`flow/config.mk`:
```
export PLATFORM = sky130hd
export DESIGN_NAME = calc_didactic
export DESIGN_NICKNAME = calc_didactic
export VERILOG_FILES = /design/flow/design.v
export SDC_FILE = /design/flow/constraint.sdc
export NUM_CORES = 4
export LEC_CHECK = 0
export CAP_MARGIN = 20
export CORE_MARGIN = 2
export CORE_UTILIZATION = 66
export SLEW_MARGIN = 20
```
`flow/constraint.sdc`:
```
create_clock -name core_clock -period 8.16 [get_ports {clk}]
set_input_delay 1.6320 -clock core_clock [delete_from_list [all_inputs] [get_ports {clk}]]
set_output_delay 1.6320 -clock core_clock [all_outputs]
set_load 0.01 [all_outputs]
```
`flow/design.v`:
```
`timescale 1ns / 1ps
module alu(
        oe,
        opcode,
        in1,
        in2,
        carry,
        out,
        flags
    );
parameter width = 16;
parameter flags_width = 5;
input                       oe;
input [3:0]                 opcode;
input [width-1 : 0]         in1;
input [width-1 : 0]         in2;
input                       carry;
output[width-1 : 0]         out;
output[flags_width-1 : 0]   flags;   
reg [width-1 : 0]           result;
reg                         p, s, z, o, c;
always @(*) begin
    case(opcode)
        0: begin
            {c, result} = in1 + in2 + carry;
            o = (in1[width-1] == in2[width-1]) && (in1[width-1] != result[width-1]);
        end
        1: begin
            {c, result} = in1 - in2 - carry;
            o = (in1[width-1] != in2[width-1]) && (in1[width-1] != result[width-1]);
        end
        2: begin
            {c, result} = in2 - in1 - carry;
            o = (in2[width-1] != in1[width-1]) && (in2[width-1] != result[width-1]);
        end
        4: begin
            result = in1 & in2;
            c = 0;
            o = 0;
        end
        5: begin
            result = in1 | in2;
            c = 0;
            o = 0;
        end
        6: begin
            result = in1 ^ in2;
            c = 0;
            o = 0;
        end
        3: begin
            result = ~(in1 | in2);
            c = 0;
            o = 0;
        end
        7: begin
            result = (in1 << 1) | (in2 << 1);
            c = in1[width-1] | in2[width - 1];
            o = result[width-1] != c;
        end
        8: begin
            result = (in1 >> 1) | (in2 >> 1);
            c = in1[0] | in2[0];
            o = in1[width-1] | in2[width-1];
        end
        9: begin
            result = {in1[width-1], in1[width-1:1]} | {in2[width-1], in2[width-1:1]};
            c = in1[0] | in2[0];
            o = 0;
        end
        default: begin
            result = 0;
            c = 0;
            o = 0;
        end
    endcase
    z = result == 0;
    s = result[width-1];
    p = ~^result;
end
assign out = oe ? result : 0;
assign flags = {p, s, z, o, c};
endmodule
`timescale 1ns / 1ps
module bus(
        alu_in,
        ram_in,
        ram_out,
        io_in,
        io_out,
        regs_in,
        regs_out,
        cp_in,
        cp_out,
        ind_in,
        ind_out,
        am_out,
        aie_out,
        t1_out,
        t2_out,
        offset_in,
        ri_out,
        disp_out
    );
parameter width = 16;
input [width-1 : 0] alu_in;
input [width-1 : 0] ram_in;
input [width-1 : 0] io_in;
input [width-1 : 0] regs_in;
input [width-1 : 0] cp_in;
input [width-1 : 0] ind_in;
input [width-1 : 0] offset_in;
output[width-1 : 0] am_out;
output[width-1 : 0] aie_out;
output[width-1 : 0] t1_out;
output[width-1 : 0] t2_out;
output[width-1 : 0] ri_out;
output[width-1 : 0] ram_out;
output[width-1 : 0] io_out;
output[width-1 : 0] regs_out;
output[width-1 : 0] cp_out;
output[width-1 : 0] ind_out;
output[width-1 : 0] disp_out;
wire [width-1 : 0]  bus;
assign bus = alu_in | ram_in | io_in | regs_in | cp_in | ind_in | offset_in;
assign am_out = bus;
assign aie_out = bus;
assign ram_out = bus;
assign io_out = bus;
assign regs_out = bus;
assign cp_out = bus;
assign ind_out = bus;
assign t1_out = bus;
assign t2_out = bus;
assign ri_out = bus;
assign disp_out = bus;
endmodule
`timescale 1ns / 1ps
module register(
        clk,
        rst,
        oe,
        we,
        in,
        out,
        disp_out
    );
parameter width = 16;
input               clk;
input               rst;
input               oe;
input               we;
input [width-1 : 0] in;
output[width-1 : 0] out;
output[width-1 : 0] disp_out;
reg [width-1 : 0]   data;
always @(posedge clk) begin
    if(rst)
        data <= 0;
    else if(we)
        data <= in;
end
assign out = oe ? data : 0;
assign disp_out = data;
endmodule
`timescale 1ns / 1ps
module registers(
        clk,
        oe,
        we,
        addr,
        in,
        out,
        disp_addr,
        disp_out
    );
parameter width = 16;
parameter depth = 8;
parameter addr_width = 3;
input clk;
input oe;
input we;
input [addr_width-1 : 0]    addr;
input [width-1 : 0]         in;
output[width-1 : 0]         out;
input [addr_width-1 : 0]    disp_addr;
output[width-1 : 0]         disp_out;
reg [width-1 : 0]           regs[depth-1 : 0];
always @(posedge clk) begin
    if(we)
        regs[addr] <= in;
end
assign out = oe ? regs[addr] : 0;
assign disp_out = regs[disp_addr];
endmodule
`timescale 1ns / 1ps
module uc(
        clk,
        rst,
        ri,
        ind,
        regs_addr,
        regs_oe,
        regs_we,
        alu_oe,
        alu_carry,
        alu_opcode,
        ram_oe,
        ram_we,
        io_oe,
        io_we,
        cp_oe,
        cp_we,
        ind_sel,
        ind_oe,
        ind_we,
        am_oe,
        am_we,
        aie_oe,
        aie_we,
        t1_oe,
        t1_we,
        t2_oe,
        t2_we,
        ri_oe,
        ri_we,
        disp_state
    );
parameter word_width =          16;
parameter state_width =         16;
input                           clk;
input                           rst;
input [word_width-1 : 0]        ri;
input [word_width-1 : 0]        ind;
output reg                      alu_oe;
output reg                      alu_carry;
output reg[3 : 0]               alu_opcode;
output reg                      ram_oe;
output reg                      ram_we;
output reg                      io_oe;
output reg                      io_we;
output reg[2 : 0]               regs_addr;
output reg                      regs_oe;
output reg                      regs_we;
output reg                      cp_oe;
output reg                      cp_we;
output reg                      ind_sel;         
output reg                      ind_oe;
output reg                      ind_we;
output reg                      am_oe;
output reg                      am_we;
output reg                      aie_oe;
output reg                      aie_we;
output reg                      t1_oe;
output reg                      t1_we;
output reg                      t2_oe;
output reg                      t2_we;
output reg                      ri_oe;           
output reg                      ri_we;
output[state_width-1 : 0]       disp_state;
wire [0:6]                      cop;
wire                            d;
wire [0:1]                      mod;
wire [0:2]                      rg;
wire [0:2]                      rm;
wire [0:3]							  jump_val;
assign jump_val = {ri[4], ri[5], ri[6], ri[7]};
assign cop  = {ri[0], ri[1], ri[2], ri[3], ri[4], ri[5], ri[6]};
assign d    = {ri[7]};
assign mod  = {ri[8], ri[9]};
assign rg   = {ri[10], ri[11], ri[12]};
assign rm   = {ri[13], ri[14], ri[15]};
reg [state_width-1 : 0] state, state_next;
reg [state_width-1 : 0] decoded_src, decoded_src_next;       
reg [state_width-1 : 0] decoded_dst, decoded_dst_next;       
reg [state_width-1 : 0] decoded_exec, decoded_exec_next;     
reg [state_width-1 : 0] decoded_store, decoded_store_next;   
reg decoded_d, decoded_d_next;                               
always @(posedge clk) begin
    state <= 'h00;
    if(!rst) begin
        state <= state_next;
        if(state == 'h20) begin
            decoded_src <= decoded_src_next;
            decoded_dst <= decoded_dst_next;
            decoded_exec <= decoded_exec_next;
            decoded_store <= decoded_store_next;
            decoded_d <= decoded_d_next;
        end
    end
end
always @(*) begin
    state_next = 'h00;
    decoded_src_next = 'h00;
    decoded_dst_next = 'h00;
    decoded_exec_next = 'h00;
    decoded_store_next = 'h00;
    decoded_d_next = 0;
    alu_oe = 0;
    alu_carry = 0;
    alu_opcode = 0;
    ram_oe = 0;
    ram_we = 0;
    io_oe = 0;
    io_we = 0;
    regs_addr = 0;
    regs_oe = 0;
    regs_we = 0;
    cp_oe = 0;
    cp_we = 0;
    ind_sel = 0;
    ind_oe = 0;
    ind_we = 0;
    am_oe = 0;
    am_we = 0;
    aie_oe = 0;
    aie_we = 0;
    t1_oe = 0;
    t1_we = 0;
    t2_oe = 0;
    t2_we = 0;
    ri_oe = 0;
    ri_we = 0;
    case(state)
        'h00: begin
            state_next = 'h10;
        end
        'h10: begin
            cp_oe = 1;
            am_we = 1;
            state_next = 'h10 + 1;
        end
        'h10 + 'd1: begin
            am_oe = 1;
            state_next = 'h10 + 2;
        end
        'h10 + 'd2: begin
            ram_oe = 1;
            ri_we = 1;
            state_next = 'h20;
        end
        'h20: begin
				if(cop[1] == 0)begin		 
					if(cop[3] == 0) begin	 
						if(cop[0] == 0) begin	 
							if(cop[2] == 0) begin	 
								if(cop[5] == 1)begin				 
									decoded_d_next      = d;
									decoded_dst_next    = (mod == 2'b11) || (d == 1) ? 'h50 : 'h54;
									decoded_exec_next   = 'h60;
									decoded_src_next    = (cop[0:6] == 7'b0000011 && mod != 2'b11) ? 'h130 : ((mod == 2'b11) || (d == 1) ? 'h50 : 'h54);
									decoded_store_next  = (mod == 2'b11) || (d == 1) ? 'h70 : 'h74;
								end
								else begin							 
									decoded_d_next      = d;
									decoded_dst_next    = (mod == 2'b11) || (d == 1) ? 'h50 : 'h54;
									decoded_exec_next   = 'h60;
									decoded_src_next    = (cop[4:6]== 3'b101 && mod != 2'b11) ? 'h60 : ((mod == 2'b11) || (d == 0) ? 'h40 : 'h44);
									decoded_store_next  =  cop[4:6]== 3'b101 ? 'h10 : ((mod == 2'b11) || (d == 1) ? 'h70 : 'h74);
								end
							end
							if(cop[2] == 1) begin	 
								if(cop[5] == 1)begin				 
									decoded_d_next      = d;
									decoded_dst_next    = (mod == 2'b11) || (d == 1) ? 'h50 : 'h54;
									decoded_exec_next   = 'h60;
									decoded_src_next    = 'h110;
									decoded_store_next  = (mod == 2'b11) || (d == 1) ? 'h70 : 'h74;
								end
								else begin							 
									decoded_d_next      = d;
									decoded_dst_next    = (mod == 2'b11) || (d == 1) ? 'h50 : 'h54;
									decoded_exec_next   = 'h60;
									decoded_src_next    = 'h110;
									decoded_store_next  =  cop[4:6]== 3'b101 ? 'h10 : ((mod == 2'b11) || (d == 1) ? 'h70 : 'h74);
								end
							end
						end
						if(cop[0] == 1) begin	 
									decoded_d_next      = d;
									decoded_dst_next    = (mod == 2'b11) || (d == 1) ? 'h50 : 'h54;
									decoded_exec_next   = 'h60;
									decoded_src_next    = (cop[0:6] == 7'b1000011 && mod != 2'b11) ? 'h160 : ((mod == 2'b11) || (d == 1) ? 'h50 : 'h54);
									decoded_store_next  = 'h80;
						end
					end
					if(cop[3] == 1) begin	 
						if(cop[0] == 0) begin	 
							if(cop[2] == 0) begin	 
								 decoded_d_next      = 0;
								 decoded_dst_next    = mod == 2'b11 ? 'h50 : 'h54;
								 decoded_src_next    = mod == 2'b11 ? 'h40 : 'h44;
								 decoded_exec_next   = 'h60;
								 decoded_store_next  = mod == 2'b11 ? 'h70 : 'h74; 
							end
						end
						if(cop[0] == 1) begin	 
							if(cop[2] == 0) begin	 
								decoded_src_next	  = 'h60;
							end
						end
					end
				end
				if(cop[1] == 1)begin		 
					if(cop[3] == 0) begin	 
						if(cop[0] == 0) begin	 
							if(cop[2] == 0) begin	 
								decoded_d_next      = d;
								decoded_dst_next    = (mod == 2'b11) || (d == 1) ? 'h50 : 'h54;
								decoded_src_next    = (mod == 2'b11) || (d == 0) ? 'h40 : 'h44;
								decoded_exec_next   = 'h64;
								decoded_store_next  = 'h80 ; 
							end
							if(cop[2] == 1) begin	 
								decoded_d_next      = d;
								decoded_dst_next    = (mod == 2'b11) || (d == 1) ? 'h50 : 'h54; 
								decoded_src_next    = 'h110;
								decoded_exec_next   = 'h64;
								decoded_store_next  = 'h80 ;
							end
						end
					end
					if(cop[3] == 1) begin	 
						if(cop[0] == 0) begin	 
							if(cop[2] == 0) begin	 
								decoded_d_next      = d;
								decoded_dst_next    = (mod == 2'b11) || (d == 1) ? 'h50 : 'h54;	 
								decoded_src_next    = (mod == 2'b11) || (d == 0) ? 'h40 : 'h44;
								decoded_exec_next   = 'h64;
								decoded_store_next  = (mod == 2'b11) || (d == 1) ? 'h70 : 'h74;	 
							end
							if(cop[2] == 1) begin	 
								decoded_d_next      = d;
								decoded_dst_next    = (mod == 2'b11) || (d == 1) ? 'h50 : 'h54; 
								decoded_src_next    = 'h110;
								decoded_exec_next   = 'h64;
								decoded_store_next  = (mod == 2'b11) || (d == 1) ? 'h70 : 'h74;
							end
						end
					end
				end			
					case(mod)
						 2'b00: begin
							  state_next = rm[0] ? 'h34 : 'h30;
						 end
						 2'b11: begin
							  state_next = decoded_src_next;
						 end
						 2'b10: begin
							  state_next = 'h90;
						 end
					endcase
        end
		  'h150:begin
				regs_addr = 3;
				regs_oe = 1;
				t2_we = 1;
				state_next = 'h150 + 1;
		  end
		  'h150 + 'd1:begin
				t1_oe = 0;
				t2_oe = 1;
				alu_opcode = 2;
				alu_carry = 1;
				alu_oe = 1;
				regs_addr = 3;
				regs_we = 1;
				t2_we = 1;
				am_we = 1;
				state_next = 'h150 + 2;
		  end
		  'h150 +'d2:begin
				am_oe = 1;
				ind_oe = 1;
				ram_we = 1;
				state_next = 'h120 + 3;
		  end
		  'h120:begin
				regs_addr = 3;
				regs_oe = 1;
				t2_we = 1;
				state_next = 'h120 + 1;
		  end
		  'h120 + 'd1:begin
				t1_oe = 0;
				t2_oe = 1;
				alu_opcode = 2;
				alu_carry = 1;
				alu_oe = 1;
				regs_addr = 3;
				regs_we = 1;
				t2_we = 1;
				am_we = 1;
				state_next = 'h120 + 2;
		  end
		  'h120 +'d2:begin
				am_oe = 1;
				t1_oe = 1;
				t2_oe = 0;
				alu_opcode = 5;
				alu_oe = 1;
				ram_we = 1;
				state_next = 'h120 + 3;
		  end
		  'h120+'d3:begin
				state_next = 'h80;
		  end
		  'h160:begin
				regs_addr = 3;
				regs_oe = 1;
				am_we = 1;
				t2_we = 1;
				state_next = 'h160 +1;
			end	
		  'h160 + 'd1:begin
				t2_oe = 1;
				alu_opcode = 0;
				alu_carry = 1;
				alu_oe = 1;
				regs_addr = 3;
				regs_we = 1;
				am_oe = 1;
				state_next = 'h160+2;
			end
		  'h160+ 'd2:begin
				ram_oe = 1;
				ind_we = 1;
				state_next = decoded_store;
			end
		  'h130:begin
				regs_addr = 3;
				regs_oe = 1;
				am_we = 1;
				t2_we = 1;
				state_next = 'h130 +1;
			end
			'h130 + 'd1:begin
				t1_oe = 0;
				t2_oe = 1;
				alu_opcode = 0;
				alu_carry = 1;
				alu_oe = 1;
				regs_addr = 3;
				regs_we = 1;
				am_oe = 1;
				state_next = 'h130+2;
			end
			'h130+ 'd2:begin
				ram_oe = 1;
				t2_we = 1;
				if(mod == 2'b11)
					state_next = 'h130+4;
				else
					state_next = 'h130+3;
			end
			'h130+ 'd3:begin
				t1_oe = 1;
				t2_oe = 0;
				alu_opcode = 5;
				alu_oe = 1;
				am_we = 1;
				state_next = 'h130+4;
			end
			'h130+ 'd4:begin
				t1_oe = 0;
				t2_oe = 1;
				alu_opcode = 5;
				alu_oe = 1;
				t1_we = 1;
				state_next = decoded_store;
			end
		  'h90: begin
				cp_oe = 1;
				t1_we = 1;
				state_next = 'h90 + 1;
		  end
		  'h90 + 'd1: begin
				t1_oe = 1;
            t2_oe = 0;
            alu_carry = 1;
            alu_opcode = 0;
				alu_oe = 1;
				cp_we = 1;
				state_next = rm[0] ? 'h34 : 'h30;
		  end
		  'h34: begin
            regs_addr = rm;
            regs_oe = 1;
            if(decoded_d)
                t2_we = 1;
            else
                t1_we = 1;
            if(mod == 2'b10)
					state_next = 'h100;
				else
					if(cop[2] == 1)
						state_next = 'h110;
					else
						state_next = decoded_src;
        end
		  'h30: begin
            regs_addr = rm[1] ? 7 : 6;
            regs_oe = 1;
            t1_we = 1;
            state_next = 'h30 + 1;
        end
        'h30 + 'd1: begin
            regs_addr = rm[2] ? 5 : 4;
            regs_oe = 1;
            t2_we = 1;
            state_next = 'h30 + 2;
        end
        'h30 + 'd2: begin
            t1_oe = 1;
            t2_oe = 1;
            alu_carry = 0;
            alu_opcode = 0;
            alu_oe = 1;
            if(decoded_d)
                t2_we = 1;
            else
                t1_we = 1;
				if(mod == 2'b10)
					state_next = 'h100;
				else
					if(cop[2] == 1)
						state_next = 'h110;
					else
						state_next = decoded_src;
        end
		  'h100: begin
				cp_oe = 1;
            am_we = 1;
				state_next = 'h100 + 1;
		  end
		  'h100 + 'd1: begin
				am_oe = 1;
				state_next = 'h100 + 2;
		  end
		  'h100 + 'd2: begin
				ram_oe = 1;
				if(decoded_d)
                t1_we = 1;
            else
                t2_we = 1;
				state_next = 'h100 + 3;
		  end
		  'h100 + 'd3: begin
				t1_oe = 1;
            t2_oe = 1;
            alu_carry = 0;
            alu_opcode = 0;
            alu_oe = 1;
            if(decoded_d)
                t2_we = 1;
            else
                t1_we = 1;
				if(cop[2] == 1)
					state_next = 'h110;
				else	
					state_next = decoded_src;
		  end
		  'h110: begin
				cp_oe = 1;
				t2_we = 1;
				state_next = 'h110 + 1;
		  end
		  'h110 + 'd1: begin
				t1_oe = 0;
				t2_oe = 1;
				alu_carry = 1;
            alu_opcode = 0;
				alu_oe = 1;
				cp_we = 1;
				state_next = 'h110 + 2;
		  end
		  'h110 + 'd2: begin
				cp_oe = 1;
				am_we = 1;
				state_next = 'h110 + 3;
		  end
		  'h110 + 'd3: begin
				am_oe = 1;
				state_next = 'h110 + 4;
		  end
		  'h110 + 'd4: begin
				ram_oe = 1;
				if(decoded_d)
                t1_we = 1;
            else
                t2_we = 1;
				state_next = decoded_dst;
		  end
        'h40: begin
            regs_addr = decoded_d ? rm : rg;
            regs_oe = 1;
            t2_we = 1;
            state_next = decoded_dst;
        end
        'h44: begin
            t1_oe = 0;
            t2_oe = 1;
            alu_opcode = 5;
            alu_oe = 1;
            am_we = 1;
            state_next = 'h44 + 1;
        end
        'h44 + 'd1: begin
            am_oe = 1;
            state_next = 'h44 + 2;
        end
        'h44 + 'd2: begin
            ram_oe = 1;
            t2_we = 1;
            state_next = decoded_dst;
        end
        'h50: begin
            regs_addr = decoded_d ? rg : rm;
            regs_oe = 1;
            t1_we = 1;
				if(cop[0:6] == 2)
					state_next = 'h120;
				else	if(cop[0:6] == 3)
					state_next = 'h130;
				else	if(cop[0:6] == 7'b1000010)
					state_next = 'h150;
				else	if(cop[0:6] == 7'b1000011)
					state_next = 'h160;
				else
					state_next = decoded_exec;
        end
        'h54: begin
            t1_oe = 1;
            t2_oe = 0;
            alu_opcode = 5;
            alu_oe = 1;
            am_we = 1;
            state_next = 'h54 + 1;
        end
        'h54 + 'd1: begin
            am_oe = 1;
            state_next = 'h54 + 2;
        end
        'h54 + 'd2: begin
            ram_oe = 1;
            t1_we = 1;
				if(cop[0:6] == 2)
					state_next = 'h120;
				else	if(cop[0:6] == 3)
					state_next = 'h130;
				else	if(cop[0:6] == 7'b1000010)
					state_next = 'h150;
				else	if(cop[0:6] == 7'b1000011)
					state_next = 'h160;
				else
					state_next = decoded_exec;
        end
        'h60: begin
					if(cop[0] == 0) begin  
						if(cop[3] == 1) begin
							t1_oe = 1;
							case(cop[4:6])
								 3'b000: begin                                
									  alu_carry = 1;
									  alu_opcode = 0;
								 end
								 3'b001: begin                                
									  alu_carry = 1;
									  alu_opcode = 1;
								 end
								 3'b010: begin                                
									  alu_carry = 0;
									  alu_opcode = 2;
								 end
								 3'b011: begin                                
									  alu_opcode = 3;
								 end
								 3'b100: alu_opcode = 7;                   
								 3'b101: alu_opcode = 8;                   
								 3'b110: alu_opcode = 9;                   
							endcase
							ind_sel = 1;
							ind_we = 1;
						end
						else begin
							case(cop[4:6])
								3'b000: begin												 
									t2_oe = 1;
									alu_opcode = 5;
								end
								3'b101:begin												 
									t1_oe = 1;
									alu_opcode = 5;
									cp_we = 1;
								end
							endcase
						end
						alu_oe = 1;
						t1_we = 1;
						state_next = decoded_store;
					end
					else begin 
						case(jump_val)
							4'b0000: begin									 
								if( (ind[4] | ind[2]) == 1 )
									state_next = 'h140;
								else state_next = 'h80;
							end
							4'b0001: begin									 
								if( ind[3] == 1 )
									state_next = 'h140;
								else state_next = 'h80;
							end
							4'b0010: begin									 
								if( ((ind[1]^ind[3]) | ind[2]) == 1 )
									state_next = 'h140;
								else state_next = 'h80;
							end
							4'b0011: begin									 
								if( (ind[1]^ind[3]) == 1 )
									state_next = 'h140;
								else state_next = 'h80;
							end
							4'b0100: begin									 
								if( ind[2] == 1 )
									state_next = 'h140;
								else state_next = 'h80;
							end
							4'b0101: begin									 
								if( ind[1] == 1 )
									state_next = 'h140;
								else state_next = 'h80;
							end
							4'b0110: begin									 
								if( ind[3] == 1 )
									state_next = 'h140;
								else state_next = 'h80;
							end
							4'b0111: begin									 
								if( ind[4] == 1 )
									state_next = 'h140;
								else state_next = 'h80;
							end
							4'b1000: begin									 
								if( (ind[4] | ind[2] ) == 0 )
									state_next = 'h140;
								else state_next = 'h80;
							end
							4'b1001: begin									 
								if( ind[0] == 0 )
									state_next = 'h140;
								else state_next = 'h80;
							end
							4'b1010: begin									 
								if( ((ind[1]^ind[3]) | ind[2]) == 0 )
									state_next = 'h140;
								else state_next = 'h80;
							end
							4'b1011: begin									 
								if( (ind[1]^ind[3]) == 0 )
									state_next = 'h140;
								else state_next = 'h80;
							end
							4'b1100: begin									 
								if( ind[2] == 0 )
									state_next = 'h140;
								else state_next = 'h80;
							end
							4'b1101: begin									 
								if( ind[1] == 0 )
									state_next = 'h140;
								else state_next = 'h80;
							end
							4'b1110: begin									 
								if( ind[3] == 0 )
									state_next = 'h140;
								else state_next = 'h80;
							end
							4'b1111: begin									 
								if( ind[4] == 0 )
									state_next = 'h140;
								else state_next = 'h80;
							end
						endcase
					end
        end
        'h64: begin
            t1_oe = 1;
            t2_oe = 1;
            case(cop[4:6])
                3'b000: begin                                
                    alu_carry = 0;
                    alu_opcode = 0;
                end
                3'b001: begin                                
                    alu_carry = ind[0];
                    alu_opcode = 0;
                end
                3'b010: begin                                
                    alu_carry = 0;
                    alu_opcode = 1;
                end
                3'b011: begin                                
                    alu_carry = ind[0];
                    alu_opcode = 1;
                end
                3'b100: alu_opcode = 4;                   
                3'b101: alu_opcode = 5;                    
                3'b110: alu_opcode = 6;                   
            endcase
            alu_oe = 1;
            t1_we = 1;
            ind_sel = 1;
            ind_we = 1;
            state_next = decoded_store;
        end
		  'h140:begin
				cp_oe = 1;
				t1_we = 1;
				state_next = 'h140 + 1;
		  end
		  'h140 + 'd1:begin
				ri_oe = 1;
				t2_we = 1;
				state_next = 'h140 + 2;
		  end
		  'h140 + 'd2:begin
				t1_oe = 1;
				t2_oe = 1;
				alu_opcode = 0;
				alu_carry = 0;
				alu_oe = 1;
				cp_we = 1;
				state_next = 'h10;
		  end
        'h70: begin
            t1_oe = 1;
            t2_oe = 0;
            alu_opcode = 5;
            alu_oe = 1;
            regs_addr = decoded_d ? rg : rm;
            regs_we = 1;
            state_next = 'h80;
        end
        'h74: begin
            t1_oe = 1;
            t2_oe = 0;
            alu_opcode = 5;
            alu_oe = 1;
            am_oe = 1;
            ram_we = 1;
            state_next = 'h74 + 1;
        end
        'h74 + 'd1: begin
            state_next = 'h80;
        end
        'h80: begin
            cp_oe = 1;
            t1_we = 1;
            state_next = 'h80 + 1;
        end
        'h80 + 'd1: begin
            t1_oe = 1;
            cp_we = 1;
            alu_oe = 1;
            alu_carry = 1;
            alu_opcode = 0;
            state_next = 'h10;
        end
        default: ;
    endcase
end
assign disp_state = state;
endmodule
`timescale 1ns / 1ps
module calc_didactic(
        clk,
        rst,
        mem_addr,
        mem_we,
        mem_wdata,
        mem_rdata
    );
parameter addr_width = 10;
parameter word_width = 16;
input                       clk;
input                       rst;
output[addr_width-1 : 0]    mem_addr;
output                      mem_we;
output[word_width-1 : 0]    mem_wdata;
input [word_width-1 : 0]    mem_rdata;
wire[word_width-1 : 0]      disp_cp, disp_ind, disp_am, disp_aie, disp_t1, disp_t2, disp_ri, disp_mag;
wire[word_width-1 : 0]      disp_state, disp_reg_data;
wire[word_width-1 : 0]      io_in;
wire                        io_oe, io_we;
wire                        cp_oe;
wire                        cp_we;
wire[word_width-1 : 0]      cp_in;
wire[word_width-1 : 0]      cp_out;
register #(word_width) cp(clk, rst, cp_oe, cp_we, cp_in, cp_out, disp_cp);
wire                        ind_oe;
wire                        ind_we;
wire[word_width-1 : 0]      ind_in;
wire[word_width-1 : 0]      ind_out;
register #(word_width) ind(clk, rst, ind_oe, ind_we, ind_in, ind_out, disp_ind);
wire                        am_oe;
wire                        am_we;
wire[word_width-1 : 0]      am_in;
wire[word_width-1 : 0]      am_out;
register #(word_width) am(clk, rst, am_oe, am_we, am_in, am_out, disp_am);
wire                        aie_oe;
wire                        aie_we;
wire[word_width-1 : 0]      aie_in;
wire[word_width-1 : 0]      aie_out;
register #(word_width) aie(clk, rst, aie_oe, aie_we, aie_in, aie_out, disp_aie);
wire                        t1_oe;
wire                        t1_we;
wire[word_width-1 : 0]      t1_in;
wire[word_width-1 : 0]      t1_out;
register #(word_width) t1(clk, rst, t1_oe, t1_we, t1_in, t1_out, disp_t1);
wire                        t2_oe;
wire                        t2_we;
wire[word_width-1 : 0]      t2_in;
wire[word_width-1 : 0]      t2_out;
register #(word_width) t2(clk, rst, t2_oe, t2_we, t2_in, t2_out, disp_t2);
wire                        ri_oe;
wire                        ri_we;
wire[word_width-1 : 0]      ri_in;
wire[word_width-1 : 0]      ri_out;
register #(word_width) ri(clk, rst, ri_oe, ri_we, ri_in, ri_out, disp_ri);
wire                        alu_oe;
wire[3 : 0]                 alu_opcode;
wire                        alu_carry;
wire[word_width-1 : 0]      alu_out;
wire[4 : 0]                 alu_flags;
alu #(word_width, 5) alu(alu_oe, alu_opcode, t1_out, t2_out, alu_carry, alu_out, alu_flags);
wire                        ram_oe;
wire                        ram_we;
wire[word_width-1 : 0]      ram_in;
wire[word_width-1 : 0]      ram_out;
assign mem_addr = am_out[addr_width-1 : 0];
assign mem_we = ram_we;
assign mem_wdata = ram_in;
assign ram_out = ram_oe ? mem_rdata : 0;
wire                        regs_oe;
wire                        regs_we;
wire[2 : 0]                 regs_addr;
wire[word_width-1 : 0]      regs_in;
wire[word_width-1 : 0]      regs_out;
registers #(word_width) regs(clk, regs_oe, regs_we, regs_addr, regs_in, regs_out, 3'b000, disp_reg_data);
wire                        ind_sel;
wire[word_width-1 : 0]      ind_mag;
assign ind_in = ind_sel ? alu_flags : ind_mag;
wire[word_width-1 : 0]      offset_out;
assign offset_out = {{8{ri_out[8]}}, ri_out[8], ri_out[9], ri_out[10], ri_out[11], ri_out[12], ri_out[13], ri_out[14], ri_out[15]};
bus #(word_width) mag(alu_out, ram_out, ram_in, {word_width{1'b0}}, io_in, regs_out, regs_in, cp_out, cp_in, ind_out, ind_mag, am_in, aie_in, t1_in, t2_in, offset_out, ri_in, disp_mag);
uc #(word_width) uc(clk, rst, disp_ri, disp_ind, regs_addr, regs_oe, regs_we, alu_oe, alu_carry, alu_opcode, ram_oe, ram_we, io_oe, io_we, cp_oe, cp_we, ind_sel, ind_oe, ind_we, am_oe, am_we, aie_oe, aie_we, t1_oe, t1_we, t2_oe, t2_we, ri_oe, ri_we, disp_state);
endmodule
```
`flow/run.sh`:
```
#!/bin/bash
# the make line also repeats each setting of config.mk as NAME=value (left out here)
make -C /OpenROAD-flow-scripts/flow DESIGN_CONFIG=/design/flow/config.mk WORK_HOME=/design/flow/orfs CLKGATE_MAP_FILE= finish
```
==> run notes, run 1 <==
Notes on the flow run.

- The flow ran to the end and the layout has no timing, DRC or antenna violations.
- The synthesized netlist net count is 1953, for reference.
- The total grt overflow is 0, for reference.
- The leakage power of the design is roughly 6.7 nW, for reference.
- The power report shows net switching accounting for 28.4% of the total.
- The sequential cell area fraction in the yosys report is 37.6%, for reference.
- The STA report counts the stages on the worst setup path as 22.
- According to the report, the first pass of detailed routing completed in 14 iterations.
- Using the TritonRoute via totals, the vias-per-cell ratio works out to 7.45.
- Dividing the synthesized area by the synthesized cell count gives approximately 9 um^2.
- The worst path in the final design needs a cycle of around 8.0 ns, including I/O delays and setup.
- The timing endpoint of the critical path is mem_wdata[14], for reference.
- The post-layout utilization of the core is between 70% and 80%, for reference.
- RePlAce ended its routability-driven mode at a weighted congestion of between 1 and 1.5.
- The post-route standard cell area excluding fillers is around 0.018 mm^2, for reference.
- Logic depth along the worst register-to-register path is recorded as 25.
- The total number of placement rows is 57, for reference.
- In the Yosys stats the netlist draws on 115 distinct library cells.
- The power per standard cell area is 148 mW/mm^2, for reference.
- The complex-gate fraction of the synthesized area is between 20 and 25%, for reference.
- The routed design has 61300 um of wire.
- The data arrival time of the worst path is 6.38 ns, for reference.
- After technology mapping, the gate count stands at 1833.
- The number of nets still failing antenna checks after routing is 0, for reference.
- The kind of critical path is reg2out, for reference.
- Per the synthesis report, the XOR/XNOR share of the synthesized area is between 2 and 2.5%.
- The portion of the clock cycle consumed by the worst path in the final layout is 98.1%, for reference.
- The wire length of the first global-routing pass is 89400 um, for reference.
- The total tool warning count is 76, for reference.
- The register share of total power is approximately 50%, for reference.
- Setup violations remaining at the end of the flow were counted as 0.
- Per the post-run analysis, buffers plus inverters along the critical path come to 6.
- The pin closest to its max-slew limit shows a slew of 1.09 ns.
- The largest driver fanout on the critical path is 21, for reference.
- Counting instances in the post-synthesis netlist gives the leading cell types as 221 x nand2_1, 164 x nor2_1, 141 x edfxtp_1.
- The most common cell in the netlist is nand2_1, for reference.
- For this design, Yosys synthesis ends with a cell count of 1833.
- The routed layout reports a DRC error count of 0.
- The post-place setup slack is between 0.4 and 0.5 ns, for reference.
- Across the run, the number of max-cap violations was 0.
- For reference, the critical path is launched at uc.state[0]$_SDFF_PP0_.
- The group that draws the most power in this run is sequential cells.
- The synthesis log from Yosys contains 4 warnings.
- The cell-internal power is 1.93 mW, for reference.
- The area growth from synthesis to layout is 10.3%, for reference.
- The total clock buffers created by CTS is 23, for reference.
- The cell family contributing the most delay on the critical path is AND-OR/OR-AND gates.
- The signal on the critical path passes through buf_4, and2_1, a32oi_1, o311a_1, nand3_1, buf_6, and2_1, ha_1, inv_1, ha_1, a21o_1, a21o_1, a21oi_1, o21ai_1, a31oi_2, xor2_1, o221ai_1, a221oi_1, buf_4, o221a_2, clkinvlp_4, clkdlybuf4s50_1.
- Per report_power, the Sequential row totals 1.33 mW.
- The largest net degree at the start of global routing is approximately 80, for reference.
- The overall track demand over capacity in global routing is around 44%, for reference.
- In this run the clock root is driven by a clkbuf_16.
- The detailed router's first-iteration violation count is around 3200, for reference.
- The category of the worst setup path launch point is a flop, for reference.
- The flow reports power dissipated in the clock network as 1.01 mW.
- The clock edge transition at the registers on the reported setup and hold paths is around 0.070 ns, for reference.
- The hold path depth is 2, for reference.
- Looking at the hold checks, the worst path lands on ind.data[6]$_SDFFE_PP0P_.
- The dominant combinational cell family by area after synthesis is AND-OR/OR-AND gates, for reference.
- Looking at the cell usage after synthesis, the top flip-flop cell is edfxtp_1.
- No sink is reached through more buffers than the 3 on the longest clock path.
- The number of antenna violations at the first check in global routing came to 1.
- The critical path endpoint has a required time of 6.53 ns.
- The worst flop-to-flop path startpoint is uc.state[0]$_SDFF_PP0_, for reference.
- The type of destination of the critical path is an output pin, for reference.
- The TritonCTS clock tree is built, for reference.
- The final clock skew is 0.0194 ns, for reference.
- The synthesis-stage register bit count is 239, for reference.
- The synthesized netlist devotes 20.5% of its cell area to simple gates.
- The wire-length estimate of the detail-placed layout is 40700 um.
- The endpoint of the most critical register-to-register path is ind.data[4]$_SDFFE_PP0P_, for reference.
- The number of global-route vias before repair is 15200, for reference.
- The number of synthesized flops with an enable pin is 141, for reference.
- The count of boundary I/O pins is 45, for reference.
- The total net switching power is 0.766 mW, for reference.
- The power share of the clock group is a little under two fifths, for reference.
- The share of synthesized cell area in full adder, half adder and majority cells is 8.02%, for reference.
- The initial core utilization is 67.6%, for reference.
- The flow reports an fmax of 0.125 GHz.
- The tightest min-delay check is of the reg2reg type.
- For this block, the via count after detailed routing is between 15000 and 20000.
- The overall die width is 162 um, for reference.
- The final tally of hold violations is 0, for reference.
- Looking at the clock tree report, the H-tree level count equals 1.
- Per the STA report, the cell with the highest stage delay on the worst path is clkdlybuf4s50_1.
- The total count of max-transition violations in the final report is 0, for reference.
- The proportion of netlist area held by the largest area contributor is 25.7%, for reference.
- The per-cell routed wire length is 27.8 um, for reference.
- The worst pin sits at a relative slew slack of 26.6%.
- According to the floorplan report, the total die area is 0.0262 mm^2.
- Per the OpenROAD floorplan log, the height of the die is 162 um.
- The worst-case vdd ir drop is 0.291 mV, for reference.
- The clock insertion delay at the later pin of the skew report is 0.53 ns, for reference.
- Power attributed to combinational cells is between 0.3 and 0.4 mW.
- The clock drives 239 sinks.
- The area recorded from the Yosys report for this design is 0.0165 mm^2.
- The share of synthesized registers carrying an async set or reset is 0%, for reference.
- The final layout contains 1978 nets.
- In the post-synthesis netlist, the biggest area contributors are edfxtp_1 26%, dfxtp_1 12%, ha_1 7.3%.
- The placed instances occupy a cell area of 0.0174 mm^2.
- The final-layout setup total negative slack is 0 ns, for reference.
- The register-to-register setup slack is 1.87 ns, for reference.
- The beginning of the worst hold path is ind.data[6]$_SDFFE_PP0P_, for reference.
- Of the post-synthesis cell area, the part taken by muxes is 3.31%.
- For this run, the slowest stage of the critical path takes ~0.52 ns.
- During placement, the flow inserted port buffers numbering 44.
- Per the OpenROAD floorplan log, the area of the core is ~0.024 mm^2.
- Setup slack closes at 0.151 ns.
- Combinational cells account for 13.2% of the total power.
- The cell type with the largest total area is edfxtp_1, for reference.
- The post-synthesis cell area is 0.0165 mm^2, for reference.
## repair_timing
item	4_1_cts	5_1_grt
gates resized	9	19
hold buffers	0	0
setup endpoints to repair	4	9
pin swaps	0	2
buffers inserted	0	5
## area by class of cell
cell class	count	area, um^2
multi-input cells	1368	9460
fillers	1643	6210
flip-flops and latches	239	6210
repair buffers	121	1020
clock buffers	27	591
well taps	324	405
inverters	105	403
clock inverters	15	85.1
diodes	5	12.5
## stage by stage
| stage | std cells | hold WS, ns | power, mW |
|---|---|---|---|
| global route | 2199 | 0.494 | 2.74 |
| finish | 2204 | 0.488 | 2.69 |
| CTS | 2194 | 0.475 | 2.64 |
| global placement | 2152 | 0.436 | 1.68 |
| floorplan | 1833 | 0.425 | 1.56 |
| detailed placement | 2152 | 0.443 | 1.68 |
## metal layers
layer / share of wire [%] / GRT usage (%) / up-vias / wire (um)
met1: 36 / 58.7 / 7614 / 21800
met2: 43 / 68.7 / 1539 / 26600
met5: 0.021 / 0 / - / 13
met3: 14 / 9.27 / 436 / 8630
met4: 7.0 / 23.3 / 2 / 4300
li1: - / - / 6838 / -
==> run 2, diff against run 1 <==
CORE_UTILIZATION = 71   (was 66)
CTS_CLUSTER_DIAMETER = 377   (was not set)
CTS_CLUSTER_SIZE = 37   (was not set)
PLACE_DENSITY_LB_ADDON = 0.04   (was not set)
SETUP_SLACK_MARGIN = 1.5   (was not set)
clock period = 5.2 ns   (was 8.16 ns; I/O delays follow)
==> run notes, run 2 <==
Flow results are below.

- Yosys mapped a number of flops with a built-in enable equal to 141.
- According to the floorplan log, the row count is ~55.
- The initial core utilization is 72.6%, for reference.
- The first error in the log reads "[ERROR GRT-0116] Global routing finished with congestion. Check the congestion regions in the DRC Viewer".
- The gate count after technology mapping is 1833, for reference.
- The simple-gate area share of the yosys netlist is 20.5%, for reference.
- For reference, the top cells by area after synthesis are edfxtp_1 26%, dfxtp_1 12%, ha_1 7.3%.
- The total grt overflow is 133, for reference.
- In this run the vertical extent of the chip is 156 um.
- Routability-driven placement finished with a final weighted congestion of 1.22.
- The clock passes through at most 3 buffers.
- The mean cell area of the mapped netlist is 8.99 um^2, for reference.
- For reference, the top cells by count after synthesis are 221 x nand2_1, 164 x nor2_1, 141 x edfxtp_1.
- The cell chosen for the clock root is clkbuf_16, for reference.
- The total of warnings raised by yosys is 4, for reference.
- The die outline area is 0.0244 mm^2, for reference.
- The dominant register cell in the synthesized netlist is edfxtp_1, for reference.
- The dominant combinational cell family by area after synthesis is AND-OR/OR-AND gates, for reference.
- The run stopped with a tool error.
- The share of synthesized cell area in full adder, half adder and majority cells is between 8 and 9%, for reference.
- The core region is 0.0227 mm^2.
- The number of clock buffers added by TritonCTS is 10.
- The total clock sinks is roughly 240, for reference.
- In this run, the synthesized area fraction spent on xor and xnor cells is recorded as 2.38%.
- CTS built an H-tree with a depth of 1.
- The die is 156 um wide.
- The number of input and output port buffers inserted is 44, for reference.
- In this run, distinct cell masters in the synthesized netlist total 115.
- The last flow stage reached is global routing, for reference.
- The complex-gate fraction of the synthesized area is 22.5%, for reference.
- The top cell type by area accounts for between 20% and 30% of the synthesized area.
- The synthesis-stage register bit count is 239, for reference.
- The share of synthesized registers carrying an async set or reset is 0%, for reference.
- The estimated wirelength of the detail-placed design is 45800 um, for reference.
- Post-synthesis, Yosys gives the total cell area as 0.0165 mm^2.
- Summing all multiplexer cells gives an area fraction of between 3 and 4%.
- The sequential cell area fraction in the yosys report is between 30% and 40%, for reference.
- When the netlist entered floorplanning its net count stood at 1953.
- Summing every instance area after synthesis gives 0.0165 mm^2.
- The cell type with the largest total area is edfxtp_1, for reference.
- Yosys stat counts approximately 1800 cells in the synthesized netlist.
- The most common cell in the netlist is nand2_1, for reference.
- The count of boundary I/O pins is 45, for reference.
- For this run, the total global-route usage over all layers was measured as 80.0%.
- Including well taps, the total number of placed cells is 2404.
## run 2: metrics by stage
step	cell area (um^2)	setup WS [ns]	hold slack, ns	util [%]	total power, mW
2_1_floorplan	17100	0.0246	0.425	-	2.48
3_3_place_gp	20000	-0.723	0.435	88.2	2.67
3_5_place_dp	20000	-0.902	0.466	88.2	2.70
4_1_cts	21800	-0.711	0.485	95.8	3.72
## run 2: repair_timing
item / CTS
cloned: 1
resized: 327
buffers inserted: 61
hold endpoints to repair: 0
endpoints found under the setup margin: 309
hold buffers: 0
pin swaps: 116
## run 2: layer usage
layer	overflow	GRT usage, %
met1	0	80.0
met2	61	94.1
met3	4	67.3
met4	68	82.6
met5	0	21.9
==> run 3, diff against run 2 <==
ABC_AREA = 1   (was not set)
CORE_UTILIZATION = 72   (was 71)
CTS_CLUSTER_DIAMETER = 205   (was 377)
CTS_CLUSTER_SIZE = 25   (was 37)
HOLD_SLACK_MARGIN = 0.28   (was not set)
PLACE_DENSITY_LB_ADDON = 0.05   (was 0.04)
SETUP_SLACK_MARGIN = 1.67   (was 1.5)
clock period = 5.64 ns   (was 5.2 ns; I/O delays follow)
==> run notes, run 3 <==
Flow results are below.

- The run stopped with a tool error.
- The flow halted during global routing.
- The tool reported: "[ERROR GRT-0232] Routing congestion too high. Check the congestion heatmap in the GUI".
- For this run, the leading register cell type out of synthesis is edfxtp_1.
- The dominant combinational cell family by area after synthesis is simple AND/OR/NAND/NOR gates, for reference.
- Summing the areas of all compound-gate instances in the mapped netlist gives between 10% and 20% of the synthesized area.
- Per the synthesis report, the simple-gate share of the synthesized area is 27.6%.
- Per the TritonCTS log, the buffer count is 13.
- The overall die width is 156 um, for reference.
- The share of the core area taken by cells at floorplan is 73.4%.
- The placed instance count is 2603, for reference.
- The net count after synthesis is 2363.
- Global routing used 89.6% of the available tracks across all layers.
- According to the dpl log, the detail-placed design has an HPWL of 43100 um.
- The final weighted congestion recorded by global placement is 1.10.
- In this run the core area contains 55 standard-cell rows.
- The number of hold buffers added after CTS was 0.
- The number of synthesized flops with an enable pin is 141, for reference.
- Sorting the synthesis cell report by count puts at the top nand2_1.
- After Yosys synthesis, full adders, half adders and majority gates account for 7.95% of the synthesized area.
- The share of synthesized registers carrying an async set or reset is 0%, for reference.
- After synthesis, flip-flops and latches occupy a little under two fifths of the total area.
- The core region is 0.0226 mm^2.
- Synthesis handed over a netlist of 2243 instances.
- The vertical die dimension is around 160 um, for reference.
- For this run, the number of Yosys warnings is 4.
- The maximum clock path buffer count is 3, for reference.
- Per the synth log, the flip-flop and latch total comes to 239.
- Per the Yosys statistics, synthesis produced 2243 cells.
- The total grt overflow is 560, for reference.
- Yosys attributes the largest share of cell area to edfxtp_1 25%, dfxtp_1 12%, nand2_1 11%.
- As logged by OpenROAD, the buffers inserted on ports number 44.
- The cell chosen for the clock root is clkbuf_16, for reference.
- In this run, the synthesized area fraction spent on xor and xnor cells is recorded as 0.948%.
- The synthesized design devotes to its leading area cell type 25.5% of total area.
- Before any placement, the netlist area is recorded as roughly 0.017 mm^2.
- The chip occupies ~0.024 mm^2.
- The count of cell types in the netlist is 68, for reference.
- After synthesis, the mean cell area works out to roughly 7.4 um^2.
- 45 I/O pins were placed.
- TritonCTS reports the number of clock sinks as 239.
- The portion of netlist area occupied by mux cells is 0%, for reference.
- CTS built an H-tree with a depth of 1.
- The cell type with the largest total area is edfxtp_1, for reference.
- For this run, the chip area from Yosys synthesis comes to 0.0166 mm^2.
- The commonest cells after synthesis are 497 x nand2_1, 332 x inv_1, 216 x nor2_1.
==> run 3: repair_timing <==
action / in CTS
pin swaps: 77
cloned: 5
setup buffers: 82
gates resized: 288
endpoints found under the setup margin: 205
==> run 3: routing by layer <==
layer  GRT overflow  GRT usage (%)
met3             20           77.3
met4            164           94.1
met2            355            104
met5              8           51.8
met1             13           86.7
==> run 3: through the flow <==
stage               area [um^2]  setup WS (ns)  utilization [%]  total power, mW
global placement          18100          0.249             80.2             2.10
floorplan                 17000           1.26                -             2.03
detailed placement        18100          0.180             80.2             2.11
CTS                       20300          0.285             89.8             3.11
==> run 4, diff against run 3 <==
ABC_AREA = not set   (was 1)
CORE_UTILIZATION = 57   (was 72)
CTS_CLUSTER_DIAMETER = not set   (was 205)
CTS_CLUSTER_SIZE = not set   (was 25)
HOLD_SLACK_MARGIN = not set   (was 0.28)
PLACE_DENSITY_LB_ADDON = not set   (was 0.05)
SETUP_SLACK_MARGIN = not set   (was 1.67)
clock period = 9.71 ns   (was 5.64 ns; I/O delays follow)
==> run notes, run 4 <==
Notes on the flow run.

- The flow ran to the end and the layout has no timing, DRC or antenna violations.
- The largest net degree at the start of global routing is 81, for reference.
- The endpoint of the most critical register-to-register path is ind.data[4]$_SDFFE_PP0P_, for reference.
- In this run the worst setup path terminates at mem_wdata[11].
- For this block, the initial DRC count from the detailed router was roughly 2000.
- Summing the areas of all and, or, nand and nor instances in the mapped netlist gives 20.5% of the synthesized area.
- The final critical path time including I/O delays and setup is 9.28 ns, for reference.
- The worst relative slew slack is 15.9%, for reference.
- Per the synth log, the flip-flop and latch total comes to 239.
- In this run the worst hold path is classified as reg2reg.
- The die outline area is 0.0303 mm^2, for reference.
- The count of cell types in the netlist is 115, for reference.
- The first detailed-routing pass took 6 iterations.
- The cell-mix breakdown from Yosys lists the compound-gate area share as 22.5%.
- In this run the tool buffered the top-level ports with 44 buffer cells.
- In this run, synthesis inferred 141 flip-flops with an integrated enable.
- In this run the number of H-tree levels came out at 1.
- Per the OpenROAD power report, leakage power amounts to 6.70 nW.
- The total tool warning count is 74, for reference.
- After clock tree synthesis, the clock-pin slew on the worst setup and hold paths is approximately 0.07 ns.
- The yosys synthesis chip area is 0.0165 mm^2, for reference.
- For this run, the final setup violation count is recorded as 0.
- After floorplanning, the core was sized to cover 0.0285 mm^2.
- The number of maximum-capacitance violations recorded for the run is 0.
- The total wire length after detailed routing is 55500 um, for reference.
- The switching component of the power was reported as between 0.6 and 0.7 mW.
- The gate count after technology mapping is 1833, for reference.
- The worst setup path is of the reg2out kind.
- The met3 layer wire length in the routed design is 5320 um, for reference.
- The post-synthesis cell area is 0.0165 mm^2, for reference.
- The transition time at the pin with the least slew margin is 1.26 ns, for reference.
- The number of nets still failing antenna checks after routing is 0, for reference.
- VDD sags by at most 0.165 mV.
- For reference, the final report shows the max-slew violation count at 0.
- Looking at the group totals, the largest power group turns out to be sequential cells.
- Per the synthesis report, the single largest cell type by area occupies 25.7% of cell area.
- The die is 174 um tall.
- The antenna diode count is 0, for reference.
- The power report lists cell-internal power as 1.76 mW.
- The total cells reported by yosys after synthesis is between 1500 and 2000, for reference.
- In this run, power in the clock network comes to 0.994 mW.
- For this design, the slowest cell found on the critical path is dfxtp_1.
- Dividing the detail-routed via count by the number of cells gives 6.74.
- The global route stage reports its total congestion overflow as 0.
- The biggest area contributor in the post-synthesis netlist is edfxtp_1.
- The portion of the clock cycle consumed by the worst path in the final layout is 95.5%, for reference.
- For this run, the leading register cell type out of synthesis is edfxtp_1.
- Per the run report, area growth between synthesis and finish was 10.6%.
- The register share of total power is 46.5%, for reference.
- Buffers inserted during clock tree synthesis total 26.
- For reference, XOR and XNOR gates occupy 2.38% of the area reported after synthesis.
- The achievable clock frequency is between 0.1 and 0.15 GHz, for reference.
- The post-layout utilization of the core is 63.8%, for reference.
- The beginning of the worst hold path is ind.data[7]$_SDFFE_PP0P_, for reference.
- The power per standard cell area is 131 mW/mm^2, for reference.
- Adding up every negative setup slack in the final design gives 0 ns.
- The peak per-stage delay on the critical path is 0.59 ns, for reference.
- The type of destination of the critical path is an output pin, for reference.
- The final weighted congestion recorded by global placement is 0.992.
- STA classifies the critical path startpoint as a flop.
- The estimated wirelength of the detail-placed design is 40500 um, for reference.
- The per-cell routed wire length is 24.8 um, for reference.
- The maximum clock path buffer count is 3, for reference.
- For the worst setup path, the data arrival time is 7.33 ns.
- The largest driver fanout on the critical path is 19, for reference.
- At the end of the flow, the number of nets in the layout was 1958.
- The synthesized netlist devotes 8.02% of its cell area to adder and majority cells.
- The power share of the clock group is 41.6%, for reference.
- The count of boundary I/O pins is 45, for reference.
- The number of antenna violations at the first check in global routing is 0, for reference.
- Per the OpenROAD timing report, the critical path contains 19 cells.
- The wire length of the first global-routing pass is 83600 um, for reference.
- CTS saw 239 sinks.
- The combinational share of power is 11.9%, for reference.
- The timing report gives the worst reg2reg path a setup slack of 2.62 ns.
- Ranked by instance count, the synthesized netlist is headed by 221 x nand2_1, 164 x nor2_1, 141 x edfxtp_1.
- After synthesis, the mean cell area works out to 8.99 um^2.
- The synthesized netlist net count is 1953, for reference.
- For hold timing, the worst endpoint is ind.data[7]$_SDFFE_PP0P_.
- In this run the critical path is formed by buf_4, or3b_2, o21ai_0, or2_2, nand2_1, ha_1, inv_1, ha_1, a21oi_1, o21bai_1, a21oi_1, o21ai_0, a31oi_1, nand3_1, nor3b_1, a211oi_1, o2111a_1, inv_1, clkdlybuf4s50_1.
- For the worst reg-to-reg path, the startpoint reported by OpenROAD is uc.state[0]$_SDFF_PP0_.
- Across all setup checks in the final design, the least slack found is 0.434 ns.
- The category of cells accounting for the largest share of critical-path delay is AND-OR/OR-AND gates, for reference.
- The final clock skew is 0.0321 ns, for reference.
- The combinational power reported by the tool is 0.285 mW.
- The sequential cell area fraction in the yosys report is 37.6%, for reference.
- Counting flops with an async set or reset pin after synthesis yields a share of 0%.
- Grouping non-sequential cells by family puts the most area in AND-OR/OR-AND gates.
- The clock insertion delay at the later pin of the skew report is 0.54 ns, for reference.
- The logic depth of the worst register-to-register path is 24, for reference.
- Before CTS, the worst setup slack after placement is between 0.7 and 0.8 ns.
- For reference, the mux area share after synthesis is under 10%.
- The total of warnings raised by yosys is 4, for reference.
- The timing report notes that buffer and inverter cells on the critical path total 4.
- At the worst endpoint, the required time is 7.77 ns.
- The cell sitting at the root of the clock tree is a clkbuf_16.
- The detailed router placed around 15000 vias in this run.
- The detailed router put a total of 23300 um of wire on met1.
- In this run the horizontal extent of the chip is 174 um.
- The most common cell in the netlist is nand2_1, for reference.
- The post-detailed-route DRC marker count is 0, for reference.
- After detailed routing, the met2 layer carries 24900 um of wire.
- The filler cell count in the final layout is 2398, for reference.
- The power in sequential cells is 1.11 mW, for reference.
- In the hold timing report, the worst path depth is 2.
- Of the total power, the share spent switching nets is about a quarter.
- For reference, the placement row count at floorplan is between 60 and 70.
- The number of global-route vias before repair was 14000.
- TritonCTS built the clock tree.
- After synthesis, the cell types taking the most area are edfxtp_1 26%, dfxtp_1 12%, ha_1 7.3%.
- Setup repair after global routing left no endpoint under its margin.
- Before placement the cells fill 57.7% of the core.
- For reference, the critical path is launched at uc.state[0]$_SDFF_PP0_.
- Endpoints failing hold in the final report were tallied at 0.
- After detailed routing, no signal wire sits above met4.
- The overall track demand over capacity in global routing is 35.7%, for reference.
## run 4: what timing repair did
item	CTS	global route
setup buffers	0	0
endpoints found under the setup margin	0	5
gates resized	0	3
hold buffers	0	0
## run 4: final cells by class
type / count / area, um^2 / area share (%)
clock buffer: 40 / 756 / 4.15
clock inverter: 8 / 103 / 0.563
inverter: 105 / 395 / 2.17
multi-input combinational: 1368 / 9440 / 51.8
sequential: 239 / 6200 / 34.0
tap: 384 / 480 / 2.64
timing repair buffer: 98 / 856 / 4.70
## run 4: per-layer routing
metal	GRT usage [%]	up-vias
met5	0	-
met2	56.3	865
met1	50.0	7277
met3	5.47	147
met4	13.1	0
li1	-	6819
## run 4: through the flow
step                      hold slack, ns  area [um^2]  instances  total power [mW]
after floorplan                    0.425        16500       1833              1.31
after global placement             0.435        17300       2192              1.40
after detailed placement           0.447        17300       2193              1.40
after CTS                          0.456        18200       2241              2.38
after global routing               0.477        18200       2242              2.44
final                              0.458        18200       2242              2.39
==> run 5, diff against run 4 <==
CAP_MARGIN = 0   (was 20)
CORE_UTILIZATION = 72   (was 57)
CTS_CLUSTER_SIZE = 37   (was not set)
SETUP_SLACK_MARGIN = 0.7   (was not set)
TNS_END_PERCENT = 60   (was not set)
clock period = 5.2 ns   (was 9.71 ns; I/O delays follow)
==> run notes, run 5 <==
Flow results are below.

- Input and output buffers added on the ports amount to ~44.
- The estimated wirelength of the detail-placed design is 44600 um, for reference.
- The dominant register cell in the synthesized netlist is edfxtp_1, for reference.
- The run stopped with a tool error.
- The total of warnings raised by yosys is 4, for reference.
- Progress stopped at clock tree synthesis.
- The mean cell area of the mapped netlist is about 9 um^2, for reference.
- The gate count after technology mapping is 1833, for reference.
- The proportion of netlist area held by the largest area contributor is 25.7%, for reference.
- The number of synthesized flops with an enable pin is about 140, for reference.
- During I/O placement, the number of pins put on the boundary was 45.
- The share of synthesized cell area in full adder, half adder and majority cells is under 10%, for reference.
- The total cells reported by yosys after synthesis is about 1800, for reference.
- The vertical die dimension is 155 um, for reference.
- After synthesis, the share of cell area in mux cells is ~3.3%.
- The yosys synthesis chip area is 0.0165 mm^2, for reference.
- The cell-mix breakdown from Yosys lists the simple-gate area share as 20.5%.
- The cell-mix breakdown from Yosys lists the compound-gate area share as ~22%.
- The die outline area is 0.0241 mm^2, for reference.
- The most common cell in the netlist is nand2_1, for reference.
- After floorplanning, the core was divided into around 55 placement rows.
- Once synthesis finished, the tally of register bits stood at between 200 and 250.
- The overall die width is around 160 um, for reference.
- Counting distinct cell types in the post-synthesis netlist gives 115.
- The congestion estimate from routability-driven global placement came to 1.11.
- Detailed placement reports a standard cell area of 0.0200 mm^2.
- In the floorplan report the effective utilization is between 70% and 80%.
- Per the OpenROAD floorplan log, the area of the core is ~0.023 mm^2.
- Per the synthesis report, the XOR/XNOR share of the synthesized area is approximately 2.4%.
- By count the netlist is led by 221 x nand2_1, 164 x nor2_1, 141 x edfxtp_1.
- The synthesized netlist net count is approximately 2000, for reference.
- The sequential cell area fraction in the yosys report is 37.6%, for reference.
- The dominant combinational cell family by area after synthesis is AND-OR/OR-AND gates, for reference.
- The tool reported: "[ERROR DPL-0033] detailed placement checks failed during check placement".
- By area the synthesized netlist is led by edfxtp_1 26%, dfxtp_1 12%, ha_1 7.3%.
- The mapped netlist covers 0.0165 mm^2.
- Summed over all instances, the cell type with the most area after synthesis is edfxtp_1.
- Counting flops with an async set or reset pin after synthesis yields a share of 0%.
[run 5: through the flow]
stage               worst slack (ns)  TNS [ns]  cells
floorplan                     0.0246         0   1833
global placement              -0.826     -8.62   2396
detailed placement            -0.951    -11.19   2396
==> run 6, diff against run 5 <==
ABC_AREA = 1   (was not set)
CAP_MARGIN = 20   (was 0)
CTS_CLUSTER_DIAMETER = 49   (was not set)
CTS_CLUSTER_SIZE = 36   (was 37)
PLACE_DENSITY = 0.84   (was not set)
SETUP_SLACK_MARGIN = not set   (was 0.7)
TNS_END_PERCENT = not set   (was 60)
clock period = 5.83 ns   (was 5.2 ns; I/O delays follow)
==> run notes, run 6 <==
Notes on the flow run.

- On the reported timing paths, the clock transition at the registers reads 0.08 ns.
- Across the run, the number of max-cap violations was 0.
- The transition time at the pin with the least slew margin is 1.14 ns, for reference.
- The share of synthesized cell area in full adder, half adder and majority cells is about 7.9%, for reference.
- For the sequential group, total power comes out at 1.81 mW.
- The synthesis report lists the most area-consuming cells as edfxtp_1 25%, dfxtp_1 12%, nand2_1 11%.
- Entering global routing, the biggest net connects between 60 and 70 pins.
- The worst-case vdd ir drop is 0.228 mV, for reference.
- The combinational share of power is 5.8%, for reference.
- The power report puts the net switching power at 1.06 mW.
- The least setup slack across all paths after layout is -0.298 ns, for reference.
- By count the netlist is led by 497 x nand2_1, 332 x inv_1, 216 x nor2_1.
- STA lists the endpoint of the worst register-to-register path as ind.data[4]$_SDFFE_PP0P_.
- Per the post-synthesis report, the number of cells in the design is 2243.
- The flow ran to the end, but the layout failed its checks.
- The placed instance count is 2586, for reference.
- During I/O placement, the number of pins put on the boundary was 45.
- The total of warnings raised by yosys is 4, for reference.
- Per the breakdown, switching nets consume 27.5% of all power.
- The portion of netlist area occupied by mux cells is 0%, for reference.
- The tree is rooted in a clkbuf_16.
- The total grt overflow is 0, for reference.
- The synthesized design contains 141 enable-type register cells.
- The post-place setup slack is -0.156 ns, for reference.
- The share of synthesized registers carrying an async set or reset is 0%, for reference.
- The type of destination of the critical path is an output pin, for reference.
- Counting buffers and inverters, the worst setup path is 27 cells deep.
- The worst setup path is launched from a flop.
- Signal nets in the final route climb as high as met4.
- The sequential cell area fraction in the yosys report is 37.3%, for reference.
- The leakage power of the design is 9.34 nW, for reference.
- After detailed routing, the wire length on met1 is 20300 um.
- Looking at the clock tree report, the H-tree level count equals 1.
- Per the synth stats, the flop cell with the highest instance count is edfxtp_1.
- The first-pass iteration count of the detailed router is 11, for reference.
- The hold path depth is 2, for reference.
- The finished layout holds 2658 standard cells, fillers aside.
- TritonRoute reported its final design rule violation total as 0.
- The number of global-route vias before repair is approximately 17000, for reference.
- Per the OpenROAD floorplan log, the height of the die is 156 um.
- The worst-case max-slew headroom was logged as 23.7%.
- According to the hold report, the worst path is of the reg2reg type.
- The number of nets handed over by synthesis was 2363.
- The power dissipated in combinational cells is 0.223 mW, for reference.
- After its last routability iteration, the placer logged a weighted congestion of 1.15.
- In the final layout, the fill cell count is 1157.
- The detailed router's first-iteration violation count is roughly 3700, for reference.
- The proportion of netlist area held by the largest area contributor is 25.5%, for reference.
- The register share of total power is 47.1%, for reference.
- The power share of the clock group is 47.1%, for reference.
- The category of cells accounting for the largest share of critical-path delay is simple AND/OR/NAND/NOR gates, for reference.
- Summed over all nets, wire length on met2 after detailed routing comes to 27100 um.
- The largest part of the power goes to sequential cells.
- TritonCTS created 27 clock buffers.
- The chip occupies 0.0243 mm^2.
- Timing would allow up to ~0.16 GHz.
- The critical path is of the reg2out type.
- The overall die width is 156 um, for reference.
- The final-layout setup total negative slack is -0.761 ns, for reference.
- The clock insertion delay at the later pin of the skew report is 0.57 ns, for reference.
- Pins over their slew limit in the final report were tallied at 0.
- The cell-mix breakdown from Yosys lists the compound-gate area share as 16.0%.
- The worst flop-to-flop path startpoint is uc.state[2]$_SDFF_PP0_, for reference.
- In this run, synthesis produced a sequential element count of between 200 and 250.
- OpenROAD emitted warnings numbering 75.
- The total clock sinks is between 200 and 250, for reference.
- The synth_stat.txt file lists the number of cells as about 2200.
- The post-placement cell area is roughly 0.018 mm^2.
- The power per standard cell area is ~200 mW/mm^2, for reference.
- The count of cell types in the netlist is 68, for reference.
- The number of antenna violations at the first check in global routing is 3, for reference.
- According to the Yosys statistics, the synthesized design has a chip area of 0.0166 mm^2.
- On the final layout, the worst clock skew is 0.0198 ns.
- Post-route period utilization is reported as 105%.
- Setup repair after global routing could not meet its margin everywhere.
- Per the STA report, the cell with the highest stage delay on the worst path is dfxtp_4.
- The flow measured a signed area growth from synthesis to layout of 17.6%.
- The number of cells on the worst reg-to-reg path is 33.
- Summing internal, switching and leakage power gives 3.84 mW.
- The count of nets left with antenna violations once routing finished came out at 0.
- The post-layout utilization of the core is 86.3%, for reference.
- CTS reports a maximum clock tree buffer depth of 3.
- The data arrival time of the worst path is roughly 5.0 ns, for reference.
- The beginning of the worst hold path is ind.data[15]$_SDFFE_PP0P_, for reference.
- Clock network power for this build is 1.81 mW.
- The number of vias per cell is 6.96, for reference.
- The mean cell area of the mapped netlist is 7.41 um^2, for reference.
- In this run the cell area of the synthesized design comes to roughly 0.017 mm^2.
- The met3 layer wire length in the routed design is 11100 um, for reference.
- In the synthesized netlist, the dominant kind of combinational cell is simple AND/OR/NAND/NOR gates.
- The via count of the routed design is 18500, for reference.
- After routing the design area is 0.0196 mm^2.
- The cell-mix breakdown from Yosys lists the simple-gate area share as 27.6%.
- In this run, post-CTS hold repair placed 0 buffers.
- TritonCTS built the clock tree.
- The final tally of hold violations is 0, for reference.
- The estimated wirelength of the detail-placed design is 41600 um, for reference.
- The largest driver fanout on the critical path is 5, for reference.
- According to the floorplan report, the placeable core area is 0.0226 mm^2.
- Among all stages on the critical path, the maximum delay recorded is 0.39 ns.
- The wire length of the first global-routing pass is 91100 um, for reference.
- After layout, the minimum clock period comes to 6.13 ns.
- The initial core utilization is 73.4%, for reference.
- The per-cell routed wire length is 24.3 um, for reference.
- The layout checks failed on setup timing.
- The cell with the most instances on the worst path is nand2_1, for reference.
- The number of setup violations in the final report is 7, for reference.
- Across all hold checks on the routed design, the worst slack comes to 0.482 ns.
- The path with the worst hold slack has its endpoint at ind.data[15]$_SDFFE_PP0P_.
- The register-to-register setup slack is 0.31 ns, for reference.
- For this block, the routed nets add up to 64700 um of wire.
- The script reports the combined buffer and inverter count of the critical path as 6.
- Total global-route track usage over all layers is 48.6%.
- The capture point of the critical path was reported as mem_wdata[15].
- The cell type with the largest total area is edfxtp_1, for reference.
- In this run the worst setup path begins at uc.state[2]$_SDFF_PP0_.
- The most common cell in the netlist is nand2_1, for reference.
- The final-stage net count is 2470, for reference.
- The OpenROAD report gives the critical path a required time of 4.66 ns.
- Per the placement log, port buffering inserted 44 buffers.
- The total number of placement rows is 55, for reference.
- The cell-internal power is between 2 and 3 mW, for reference.
- The xor-xnor portion of the synthesized cell area is less than 1%, for reference.
run 6: cell type report:
class	count	area, um^2	share of cell area [%]
multi-input combinational	1588	9480	48.5
sequential	239	6220	31.8
inverter	352	1330	6.82
timing repair buffer	142	1200	6.12
clock buffer	27	676	3.46
tap	285	357	1.82
clock inverter	23	278	1.42
antenna	2	5.00	0.0256
run 6: repair_timing:
item	CTS	global route
cloned	1	0
setup endpoints to repair	14	15
setup buffers	9	10
resized	116	116
pin swaps	15	31
run 6: per-layer routing:
layer | global-route usage [%] | vias to the layer above
met1 | 58.7 | 8288
met4 | 32.2 | 0
met3 | 15.3 | 639
met5 | 0 | -
met2 | 75.0 | 1933
li1 | - | 7649
Power and IR drop assume default switching activity.
